==> flow/design.v (excerpt) <==
module comm_top(
  input wire sys_clk,
  input wire sys_clk_rst,
  input wire rst,
  input wire bit_in, 
  output wire bit_out, 
  output wire [7:0] data_trans, 
  output wire [7:0] data_recev 
);
  wire [15:0] en_hamming_code; 
  wire [13:0] de_hamming_code; 
Tx_top my_Tx_top(
  .sys_clk(sys_clk),
  .sys_clk_rst(sys_clk_rst),
  .rst(rst),
  .data_out(data_trans), 
  .hammingcode(en_hamming_code),
  .fsk_out(bit_out) 
);
Rx_top my_Rx_top(
  .sys_clk(sys_clk),
  .sys_clk_rst(sys_clk_rst),
  .rst(rst),
  .bit_in(bit_in), 
  .hammingcode(de_hamming_code),
  .sig_out(data_recev) 
);
endmodule
Size: about 810 cells after synthesis, about 150 flip-flops, ~21 I/O pins, roughly 8000 um^2 of cells after synthesis.
Settings: LEC_CHECK=0, CAP_MARGIN=5, CELL_PAD_IN_SITES_DETAIL_PLACEMENT=1, CORE_MARGIN=2, CORE_UTILIZATION=26, CTS_CLUSTER_DIAMETER=65, GPL_ROUTABILITY_DRIVEN=0, GPL_TIMING_DRIVEN=1, MAX_ROUTING_LAYER=met5, MIN_ROUTING_LAYER=met1, SETUP_SLACK_MARGIN=0.42, SLEW_MARGIN=35, TNS_END_PERCENT=65; clock period 5.81 ns.
run.sh (not shown) runs the stock make flow with config.mk's settings and CLKGATE_MAP_FILE=.
The starting point completed with no timing, DRC or antenna violations.
Then changed:
CAP_MARGIN = 20   (was 5)
CELL_PAD_IN_SITES_DETAIL_PLACEMENT = unset   (was 1)
CORE_UTILIZATION = 70   (was 26)
CTS_CLUSTER_DIAMETER = unset   (was 65)
CTS_CLUSTER_SIZE = 37   (was unset)
GPL_ROUTABILITY_DRIVEN = unset   (was 0)
GPL_TIMING_DRIVEN = unset   (was 1)
MAX_ROUTING_LAYER = unset   (was met5)
MIN_ROUTING_LAYER = unset   (was met1)
SETUP_SLACK_MARGIN = unset   (was 0.42)
SLEW_MARGIN = 20   (was 35)
TNS_END_PERCENT = unset   (was 65)
clock period = 3.06 ns   (was 5.81 ns; I/O delays follow)
Effect: Now the flow completed, yet does not pass: negative setup slack; sequential power increases by 90%; area after synthesis does not change; clock power increases by 76%; total power increases by 82%; via count increases by 5.9%; final area increases by 3.1%; fmax increases by 23%.
Then changed:
ABC_AREA = 1   (was unset)
CORE_UTILIZATION = 68   (was 70)
CTS_CLUSTER_DIAMETER = 206   (was unset)
clock period = 3.75 ns   (was 3.06 ns; I/O delays follow)
=> This time the run produced a clean layout; clock power came out lower by 17%; routed wire length came out lower by 6.0%; cell area went down by 2.4%; total power drops by 18%; via count grows by 6.2%; worst setup slack is better by 0.69 ns; area after synthesis is higher by 3.8%; register-to-register slack gets better by 0.69 ns.
Then changed:
ABC_AREA = unset   (was 1)
CORE_UTILIZATION = 40   (was 68)
CTS_CLUSTER_DIAMETER = unset   (was 206)
CTS_CLUSTER_SIZE = unset   (was 37)
clock period = 4.2 ns   (was 3.75 ns; I/O delays follow)
Outcome:
- sequential cell count does not change
- sequential power drops by about 10%
- global-route usage drops by 11 points
- routed wire length drops by 8.3%
- worst setup slack is worse by 0.059 ns
Then changed:
CORE_ASPECT_RATIO = 0.5   (was unset)
SETUP_SLACK_MARGIN = 3.0   (was unset)
clock period = 10.0 ns   (was 4.2 ns; I/O delays follow)
Effect: Non-clock buffer count went down by 9. Cell area shrinks by 0.65%. Worst setup slack improved by 5.5 ns. Die size came out higher by 0.32%. Final cell count falls by 0.55%. Routed wire length grows by 1.8%. Total power decreases by 57%. Fmax came out lower by 6.9%. Via count grows by 0.70%.
Then changed:
CORE_ASPECT_RATIO = unset   (was 0.5)
CTS_CLUSTER_DIAMETER = 388   (was unset)
CTS_CLUSTER_SIZE = 98   (was unset)
=>
- The new run ran to the end with no violations
- clock skew barely changes
- fmax stays flat
- global-route usage stays flat
- design area drops by 0.35%
- via count drops by 1.1%
- wire length drops by 1.4%
- non-clock buffer count is unchanged
- die size drops by 0.32%
- combinational power stays flat
- hold slack loses 0.0035 ns
- setup slack gains 0.0037 ns


comm_top again, from the RTL that the note above started with.
export LEC_CHECK = 0
export ABC_AREA = 1
export CAP_MARGIN = 20
export CORE_MARGIN = 2
export CORE_UTILIZATION = 72
export CTS_CLUSTER_DIAMETER = 96
export CTS_CLUSTER_SIZE = 18
export PLACE_DENSITY_LB_ADDON = 0.18
export SETUP_SLACK_MARGIN = -0.15
export SLEW_MARGIN = 20
create_clock -name core_clock -period 2.84 [get_ports {sys_clk}]
The baseline reached the layout checks and failed them: setup timing.
Rerun with:
CORE_UTILIZATION = 66   (was 72)
CTS_CLUSTER_DIAMETER = not set   (was 96)
CTS_CLUSTER_SIZE = not set   (was 18)
PLACE_DENSITY_LB_ADDON = not set   (was 0.18)
SETUP_SLACK_MARGIN = 0.24   (was -0.15)
Effect:
- The changed run reached the layout checks and failed them: setup timing
- via count came out lower by about a fifth
- routed wire length went down by a quarter to a third
- total power is about the same
- area after synthesis is unchanged
Rerun with:
ABC_AREA = not set   (was 1)
CORE_UTILIZATION = 40   (was 66)
SETUP_SLACK_MARGIN = not set   (was 0.24)
clock period = 2.51 ns   (was 2.84 ns; I/O delays follow)
The changed run produced a layout that fails on setup timing.
Core utilization drops by 30 points.
Cell count shrinks by 10%.
Non-clock buffer count rose by 18.
Fmax fell by 5.9%.
Die size increases by 57%.
Sequential cell count is unchanged.
Clock-buffer cell count falls by 1.
Rerun with:
clock period = 10.0 ns   (was 2.51 ns; I/O delays follow)
Now the flow completed without violations.
Sequential share of layout area rose by 4.0 points.
First-iteration DRC count rose by 12%.
Global-route usage fell by 0.89 points.
Routed wire length fell by 9.0%.
Rerun with:
CTS_CLUSTER_DIAMETER = 396   (was not set)
CTS_CLUSTER_SIZE = 97   (was not set)
SETUP_SLACK_MARGIN = 2.86   (was not set)
Clock skew is unchanged.
Cell area is unchanged.
Die size is unchanged.
Setup slack does not change.
Flip-flop count stays the same.
Core utilization is unchanged.
Count of clock-buffer cells in the layout is unchanged.


Starting RTL as in the previous note.
==> flow/config.mk <==
export PLATFORM = sky130hd
export DESIGN_NAME = comm_top
export DESIGN_NICKNAME = comm_top
export VERILOG_FILES = /design/flow/design.v
export SDC_FILE = /design/flow/constraint.sdc
export NUM_CORES = 4
export LEC_CHECK = 0
export CAP_MARGIN = 20
export CORE_MARGIN = 2
export CORE_UTILIZATION = 40
export CTS_CLUSTER_DIAMETER = 400
export CTS_CLUSTER_SIZE = 96
export PLACE_DENSITY = 0.35
export SLEW_MARGIN = 20
==> flow/constraint.sdc <==
create_clock -name core_clock -period 10.0 [get_ports {sys_clk}]
set_input_delay 2.0000 -clock core_clock [delete_from_list [all_inputs] [get_ports {sys_clk}]]
set_output_delay 2.0000 -clock core_clock [all_outputs]
set_load 0.01 [all_outputs]
The first run passed the timing, design-rule and antenna checks.
Rerun with:
CORE_ASPECT_RATIO = 0.5   (was default)
CORE_MARGIN = 5   (was 2)
CORE_UTILIZATION = 59   (was 40)
CTS_CLUSTER_DIAMETER = 324   (was 400)
CTS_CLUSTER_SIZE = 98   (was 96)
SLEW_MARGIN = 40   (was 20)
TNS_END_PERCENT = 30   (was default)
Non-clock buffer count does not change.
Via count is lower by 2.4%.
Final cell count is lower by 8.1%.
Rerun with:
CELL_PAD_IN_SITES_GLOBAL_PLACEMENT = 3   (was default)
CORE_ASPECT_RATIO = default   (was 0.5)
CORE_MARGIN = 2   (was 5)
CORE_UTILIZATION = 23   (was 59)
CTS_CLUSTER_DIAMETER = 144   (was 324)
CTS_CLUSTER_SIZE = default   (was 98)
GPL_ROUTABILITY_DRIVEN = 1   (was default)
GPL_TIMING_DRIVEN = 0   (was default)
PLACE_DENSITY = default   (was 0.35)
SETUP_SLACK_MARGIN = -0.01   (was default)
SLEW_MARGIN = 0   (was 40)
TNS_END_PERCENT = 85   (was 30)
Effect:
- non-clock buffer count goes up by 41
- cell area went up by 6.5%
- die area increases by 130%
- setup slack is worse by 0.16 ns
- flip-flop count stays the same
- wire length increases by 29%
- sequential power stays flat
- sequential share of layout area falls by 2.6 points


Setup of job 7002:
comm_top again, from the RTL that the note above started with.
## comm_top
module comm_top(
  input wire sys_clk,
  input wire sys_clk_rst,
  input wire rst,
  input wire bit_in, 
  output wire bit_out, 
  output wire [7:0] data_trans, 
  output wire [7:0] data_recev 
);
==> flow/config.mk <==
export PLATFORM = sky130hd
export DESIGN_NAME = comm_top
export DESIGN_NICKNAME = comm_top
export VERILOG_FILES = /design/flow/design.v
export SDC_FILE = /design/flow/constraint.sdc
export NUM_CORES = 4
export LEC_CHECK = 0
export ABC_AREA = 1
export CAP_MARGIN = 20
export CORE_MARGIN = 2
export CORE_UTILIZATION = 72
export CTS_CLUSTER_DIAMETER = 386
export CTS_CLUSTER_SIZE = 18
export SETUP_SLACK_MARGIN = 0.24
export SLEW_MARGIN = 20
==> flow/constraint.sdc <==
create_clock -name core_clock -period 2.84 [get_ports {sys_clk}]
set_input_delay 0.5680 -clock core_clock [delete_from_list [all_inputs] [get_ports {sys_clk}]]
set_output_delay 0.5680 -clock core_clock [all_outputs]
set_load 0.01 [all_outputs]
Job 7002 had finished all stages when the layout checks came back failing, citing setup timing.
Inputs modified between job 7002 and job 1200:
# job 7002
export LEC_CHECK = 0
export ABC_AREA = 1
export CAP_MARGIN = 20
export CORE_MARGIN = 2
export CORE_UTILIZATION = 72
export CTS_CLUSTER_DIAMETER = 386
export CTS_CLUSTER_SIZE = 18
export SETUP_SLACK_MARGIN = 0.24
export SLEW_MARGIN = 20
create_clock -name core_clock -period 2.84 [get_ports {sys_clk}]
# job 1200
export LEC_CHECK = 0
export ABC_AREA = 1
export CAP_MARGIN = 20
export CORE_MARGIN = 2
export CORE_UTILIZATION = 72
export CTS_CLUSTER_DIAMETER = 386
export CTS_CLUSTER_SIZE = 18
export PLACE_DENSITY_LB_ADDON = 0.08
export SETUP_SLACK_MARGIN = 0.81
export SLEW_MARGIN = 20
create_clock -name core_clock -period 2.84 [get_ports {sys_clk}]
Notes after the runs:
The layout from job 1200, despite a flow that completed every stage, fails the layout checks, with the failing checks listed as setup timing.
Taking job 7002 as the reference, in job 1200 share of synthesized cell area in and-or and or-and compound cells stayed essentially flat; post-route minimum period went up 0.36 ns.
[job 1200 vs job 7002] via count of the first global-routing pass: higher in job 1200
Job 1200 reports a lower clock share of power than job 7002 does.
## Diff of input files: job 8839 against job 1200
# job 1200
export LEC_CHECK = 0
export ABC_AREA = 1
export CAP_MARGIN = 20
export CORE_MARGIN = 2
export CORE_UTILIZATION = 72
export CTS_CLUSTER_DIAMETER = 386
export CTS_CLUSTER_SIZE = 18
export PLACE_DENSITY_LB_ADDON = 0.08
export SETUP_SLACK_MARGIN = 0.81
export SLEW_MARGIN = 20
create_clock -name core_clock -period 2.84 [get_ports {sys_clk}]
# job 8839
export LEC_CHECK = 0
export ABC_AREA = 1
export CAP_MARGIN = 20
export CORE_MARGIN = 2
export CORE_UTILIZATION = 72
export SLEW_MARGIN = 20
create_clock -name core_clock -period 2.33 [get_ports {sys_clk}]
Notes after the runs:
- Diff job 1200 and job 8839: first-iteration DRC count lower in job 8839
- Job 8839 ended up with a lower area of all placed cells without fillers than job 1200 did.
- Re delay of the slowest cell on the worst path: job 8839 is 0.06 ns down on job 1200.
- Job 8839 vs job 1200: length of routed met3 wiring down by more than a quarter
- Job 8839 against job 1200; first-pass GRT wire length is down by a few percent.
- On total via count after detailed routing, job 1200 loses to job 8839.
- For number of cells in the finished layout apart from fillers, job 8839 and job 1200 come out practically identical.
- Cell at the slowest stage of the critical path = dfrtp_2: job 8839; cell at the slowest stage of the critical path = dfrtp_1: job 1200
- The flow for job 8839 finished, though final verification flagged setup timing.
- STATUS run=job 1200 STAGES=ALL_DONE FINAL_CHECKS=FAILED CAUSE=setup timing
#### Input delta (job 5551 over job 8839)
# job 8839
export LEC_CHECK = 0
export ABC_AREA = 1
export CAP_MARGIN = 20
export CORE_MARGIN = 2
export CORE_UTILIZATION = 72
export SLEW_MARGIN = 20
create_clock -name core_clock -period 2.33 [get_ports {sys_clk}]
# job 5551
export LEC_CHECK = 0
export ABC_AREA = 1
export CAP_MARGIN = 20
export CORE_MARGIN = 2
export CORE_UTILIZATION = 72
export CTS_CLUSTER_DIAMETER = 384
export CTS_CLUSTER_SIZE = 19
export PLACE_DENSITY = 0.78
export SETUP_SLACK_MARGIN = -0.12
export SLEW_MARGIN = 20
create_clock -name core_clock -period 2.33 [get_ports {sys_clk}]
### Flow results
Finished, but not clean: job 5551, with setup timing. Per the comparison of job 5551 with job 8839, instance count on the critical path fell by 1; power density over the cells rose by 0.92%; number of global-route vias before repair fell by about 2.5%.
[inputs] job 4794 vs job 5551
# job 5551
export LEC_CHECK = 0
export ABC_AREA = 1
export CAP_MARGIN = 20
export CORE_MARGIN = 2
export CORE_UTILIZATION = 72
export CTS_CLUSTER_DIAMETER = 384
export CTS_CLUSTER_SIZE = 19
export PLACE_DENSITY = 0.78
export SETUP_SLACK_MARGIN = -0.12
export SLEW_MARGIN = 20
create_clock -name core_clock -period 2.33 [get_ports {sys_clk}]
# job 4794
export LEC_CHECK = 0
export ABC_AREA = 1
export CAP_MARGIN = 20
export CORE_ASPECT_RATIO = 1.35
export CORE_MARGIN = 2
export CORE_UTILIZATION = 72
export CTS_CLUSTER_DIAMETER = 400
export CTS_CLUSTER_SIZE = 98
export HOLD_SLACK_MARGIN = 0.29
export SETUP_SLACK_MARGIN = -0.23
export SLEW_MARGIN = 20
export TNS_END_PERCENT = 15
create_clock -name core_clock -period 2.33 [get_ports {sys_clk}]
Job 5551 has a higher wire length the detailed router placed on met1 than job 4794.
Ran to the end and failed final checks on setup timing: job 5551.
From the logs: job 4794 reached the end of the flow and failed the layout checks with setup timing.
The setup slack of job 4794 is larger than that of job 5551.
Path length in cells of the critical path in job 4794 is 1 below job 5551.
Input changes introduced in job 1815 (baseline for comparison: job 4794):
# job 4794
export LEC_CHECK = 0
export ABC_AREA = 1
export CAP_MARGIN = 20
export CORE_ASPECT_RATIO = 1.35
export CORE_MARGIN = 2
export CORE_UTILIZATION = 72
export CTS_CLUSTER_DIAMETER = 400
export CTS_CLUSTER_SIZE = 98
export HOLD_SLACK_MARGIN = 0.29
export SETUP_SLACK_MARGIN = -0.23
export SLEW_MARGIN = 20
export TNS_END_PERCENT = 15
create_clock -name core_clock -period 2.33 [get_ports {sys_clk}]
# job 1815
export LEC_CHECK = 0
export CAP_MARGIN = 20
export CORE_MARGIN = 2
export CORE_UTILIZATION = 72
export CTS_CLUSTER_DIAMETER = 202
export SETUP_SLACK_MARGIN = -0.2
export SLEW_MARGIN = 20
create_clock -name core_clock -period 3.07 [get_ports {sys_clk}]
## What came out
The flow for job 1815 finished, though final verification flagged setup timing. In the flow results for job 1815 and job 4794, the non-clock buffer count is smaller on job 1815. In job 1815, simple-gate area share of the yosys netlist is lower than in job 4794. Synthesized cell count | job 1815 below job 4794. Count of clock-buffer cells in the layout: job 1815 higher than job 4794. Job 1815 against job 4794; final instance area is down by a little under 10%. Compared with job 4794, global-route wire length before repair in job 1815 decreased by more than 10%. Job 1815 against job 4794; met1 wire length is down by more than 10%. Summary: with job 4794 as the reference, cell count in job 1815 moved down by more than 10%. Job 1815 and job 4794 ended up with nearly the same adder and majority gate portion of the synthesized area. Compared with job 4794, in job 1815 area added between synthesis and finish lower, clock network fraction of design power now sits higher.


Setup of zinc:
Starting RTL as in the previous note.
clock: 8.05 ns
lec_check: 0
abc_area: 1
cap_margin: 20
core_margin: 2
core_utilization: 70
cts_cluster_diameter: 37
cts_cluster_size: 15
place_density_lb_addon: 0.2
slew_margin: 20
Both conditions hold for zinc: the flow ran to the end and the final layout passed the timing, design-rule and antenna checks.
## Diff of input files: garnet against zinc
- HOLD_SLACK_MARGIN: unset -> 0.29
- SETUP_SLACK_MARGIN: unset -> -0.36
- the clock period (ns, I/O delays scaled along): 8.05 -> 6.64
Notes after the runs:
- zinc | stages: all done | timing, DRC, antenna: all pass
- The flow did not stop early for garnet: all stages ran, and the layout cleared the timing, design-rule and antenna checks.
- Worst setup path endpoint: my_Rx_top.my_S2P.temp_reg[11] -> garnet, my_Rx_top.my_S2P.temp_reg[12] -> zinc
- There was hardly any difference in relative area of non-clock buffer cells in the final design between zinc and garnet.
- In the metrics for garnet and zinc, the one carrying the lower worst setup slack after placement is garnet.
- Comparing garnet and zinc, final design utilization is lower on garnet.
Input-level comparison between fjord and garnet:
- CTS_CLUSTER_SIZE: 15 -> unset
- HOLD_SLACK_MARGIN: 0.29 -> unset
- SETUP_SLACK_MARGIN: -0.36 -> unset
- ABC_AREA: 1 -> unset
- PLACE_DENSITY_LB_ADDON: 0.2 -> unset
- the clock period (ns, I/O delays scaled along): 6.64 -> 8.05
==> comparison <==
- [compare] base=garnet new=fjord: net switching power lower, non-clock buffer count rose by 3, met3 track utilization from global routing lower, part of the power in the clock network fell by 3.6 points.
- Sort garnet and fjord by power density of the placed cells, ascending, and fjord comes first.
- fjord ends up with lower area of the chip than garnet does.
- In the reports for garnet and fjord, the larger worst hold slack belongs to fjord.
- Clock-buffer cell count (fjord over garnet): increase, 2
- Required time of the critical path: garnet and fjord compared, higher one is fjord
- When fjord is measured against garnet, its global placer's final weighted congestion turns out 0.0046 higher.
No activity file was given, so power comes from the tool's default toggle rates.
